==> flow/design.v <==
module ALU (
  input  logic [31:0] A, B,
  input  logic [3:0] ALUOp,
  output logic [31:0] Result,
  output logic Zero, Carry, Overflow, Negative
);
  logic [32:0] tmp;
  always_comb begin
    tmp = 33'd0;
    Carry = 0;
    Overflow = 0;
    case (ALUOp)
      4'b0000: begin  
        tmp = A + B;
        Result = tmp[31:0];
        Carry = tmp[32];
        Overflow = (~A[31] & ~B[31] & Result[31]) | (A[31] & B[31] & ~Result[31]);
      end
      4'b0001: begin  
        tmp = A - B;
        Result = tmp[31:0];
        Carry = tmp[32];
        Overflow = (A[31] & ~B[31] & ~Result[31]) | (~A[31] & B[31] & Result[31]);
      end
      4'b0010: Result = A & B;
      4'b0011: Result = A | B;
      4'b0100: Result = A ^ B;
      4'b0101: Result = ~A;
      4'b0110: Result = ~B;
      4'b0111: Result = A << B[4:0];
      4'b1000: Result = A >> B[4:0];
      4'b1001: Result = $signed(A) >>> B[4:0];
      default: Result = 32'd0;
    endcase
    Zero = (Result == 0);
    Negative = Result[31];
  end
endmodule
module ALUControl(
  input  logic [6:0] funct7,
  input  logic [2:0] funct3,
  input  logic [6:0] opcode,
  output logic [3:0] ALUOp
);
  always_comb begin
    case (opcode)
      7'b0110011: begin  
        case ({funct7, funct3})
          10'b0000000_000: ALUOp = 4'b0000;  
          10'b0100000_000: ALUOp = 4'b0001;  
          10'b0000000_111: ALUOp = 4'b0010;  
          10'b0000000_110: ALUOp = 4'b0011;  
          10'b0000000_100: ALUOp = 4'b0100;  
          10'b0000000_001: ALUOp = 4'b0111;  
          10'b0000000_101: ALUOp = 4'b1000;  
          10'b0100000_101: ALUOp = 4'b1001;  
          default: ALUOp = 4'b1111;
        endcase
      end
      default: ALUOp = 4'b1111;
    endcase
  end
endmodule
module InstructionDecoder(
  input  logic [31:0] instruction,
  output logic [6:0]  opcode,
  output logic [4:0]  rd,
  output logic [2:0]  funct3,
  output logic [4:0]  rs1,
  output logic [4:0]  rs2,
  output logic [6:0]  funct7
);
  assign opcode = instruction[6:0];
  assign rd     = instruction[11:7];
  assign funct3 = instruction[14:12];
  assign rs1    = instruction[19:15];
  assign rs2    = instruction[24:20];
  assign funct7 = instruction[31:25];
endmodule
module ALU_Pipeline(
  input  logic clk, rst,
  input  logic [31:0] A_in, B_in,
  input  logic [31:0] instr_in,
  output logic [31:0] Result_out,
  output logic Zero_out, Carry_out, Overflow_out, Negative_out
);
  logic [31:0] A_reg, B_reg;
  logic [3:0]  ALUOp;
  logic [31:0] instr_reg;
  logic [6:0] opcode, funct7;
  logic [4:0] rd, rs1, rs2;
  logic [2:0] funct3;
  logic [31:0] Result_comb;
  logic Zero_comb, Carry_comb, Overflow_comb, Negative_comb;
  always_ff @(posedge clk or posedge rst) begin
    if (rst) begin
      A_reg <= 0;
      B_reg <= 0;
      instr_reg <= 0;
    end else begin
      A_reg <= A_in;
      B_reg <= B_in;
      instr_reg <= instr_in;
    end
  end
  InstructionDecoder decoder (
    .instruction(instr_reg),
    .opcode(opcode),
    .rd(rd),
    .funct3(funct3),
    .rs1(rs1),
    .rs2(rs2),
    .funct7(funct7)
  );
  ALUControl control (
    .opcode(opcode),
    .funct3(funct3),
    .funct7(funct7),
    .ALUOp(ALUOp)
  );
  ALU alu_inst (
    .A(A_reg),
    .B(B_reg),
    .ALUOp(ALUOp),
    .Result(Result_comb),
    .Zero(Zero_comb),
    .Carry(Carry_comb),
    .Overflow(Overflow_comb),
    .Negative(Negative_comb)
  );
  always_ff @(posedge clk or posedge rst) begin
    if (rst) begin
      Result_out <= 0;
      Zero_out <= 0;
      Carry_out <= 0;
      Overflow_out <= 0;
      Negative_out <= 0;
    end else begin
      Result_out <= Result_comb;
      Zero_out <= Zero_comb;
      Carry_out <= Carry_comb;
      Overflow_out <= Overflow_comb;
      Negative_out <= Negative_comb;
    end
  end
endmodule
export LEC_CHECK = 0
export ABC_AREA = 1
export CAP_MARGIN = 20
export CELL_PAD_IN_SITES_GLOBAL_PLACEMENT = 1
export CORE_ASPECT_RATIO = 1.19
export CORE_MARGIN = 2
export CORE_UTILIZATION = 50
export CTS_CLUSTER_DIAMETER = 332
export CTS_CLUSTER_SIZE = 90
export PLACE_DENSITY = 0.42
export SLEW_MARGIN = 20
export TNS_END_PERCENT = 5
create_clock -name core_clock -period 7.0 [get_ports {clk}]
run.sh (not shown) runs the stock make flow with config.mk's settings and CLKGATE_MAP_FILE=.
The first run finished clean.
==> next run, changes <==
ABC_AREA = unset   (was 1)
CELL_PAD_IN_SITES_GLOBAL_PLACEMENT = unset   (was 1)
CORE_ASPECT_RATIO = unset   (was 1.19)
CORE_UTILIZATION = 40   (was 50)
CTS_CLUSTER_DIAMETER = unset   (was 332)
CTS_CLUSTER_SIZE = unset   (was 90)
PLACE_DENSITY = unset   (was 0.42)
TNS_END_PERCENT = unset   (was 5)
clock period = 5.97 ns   (was 7.0 ns; I/O delays follow)
Maximum frequency fell by 23%.
Cell count drops by 33%.
Routed wire length came out lower by 17%.
Design area fell by about 10%.
Hold slack improved by 31 ps.
Synthesized area goes down by about 13%.
==> next run, changes <==
CORE_ASPECT_RATIO = 1.13   (was unset)
GPL_TIMING_DRIVEN = 0   (was unset)
HOLD_SLACK_MARGIN = 0.16   (was unset)
SLEW_MARGIN = 15   (was 20)
clock period = 7.26 ns   (was 5.97 ns; I/O delays follow)
Result:
- final area rose slightly
- setup slack gets worse by 220 ps
- synthesized area is unchanged
- worst hold slack gets better by 98 ps
- register-to-register slack gets worse by 220 ps
- critical path depth rose by 4
- fmax fell by about a fifth

* * *

Starts from the design.v that is shown in full above.
clock: 3.33 ns
lec_check: 0
cap_margin: 20
core_margin: 2
core_utilization: 57
slew_margin: 20
The first run aborted during 5_1_grt, error GRT-0232.
Next try:
- CORE_UTILIZATION: 57 -> 31
- clock period: 3.33 -> 5.97 ns (I/O delays scaled with it)
After rerunning: This time the run went through all stages and came out clean; synthesized area is unchanged; die area increases by 81%; synthesized cell count is unchanged.
Next try:
- ABC_AREA: unset -> 0
- CORE_UTILIZATION: 31 -> 66
- CTS_CLUSTER_DIAMETER: unset -> 344
- CTS_CLUSTER_SIZE: unset -> 20
- SETUP_SLACK_MARGIN: unset -> -0.2
- TNS_END_PERCENT: unset -> 5
- clock period: 5.97 -> 3.34 ns (I/O delays scaled with it)
Effect: This time the run never finished: it broke off in 4_1_cts. Synthesized cell count stays the same. Synthesized area does not change. Die area went down by 52%.
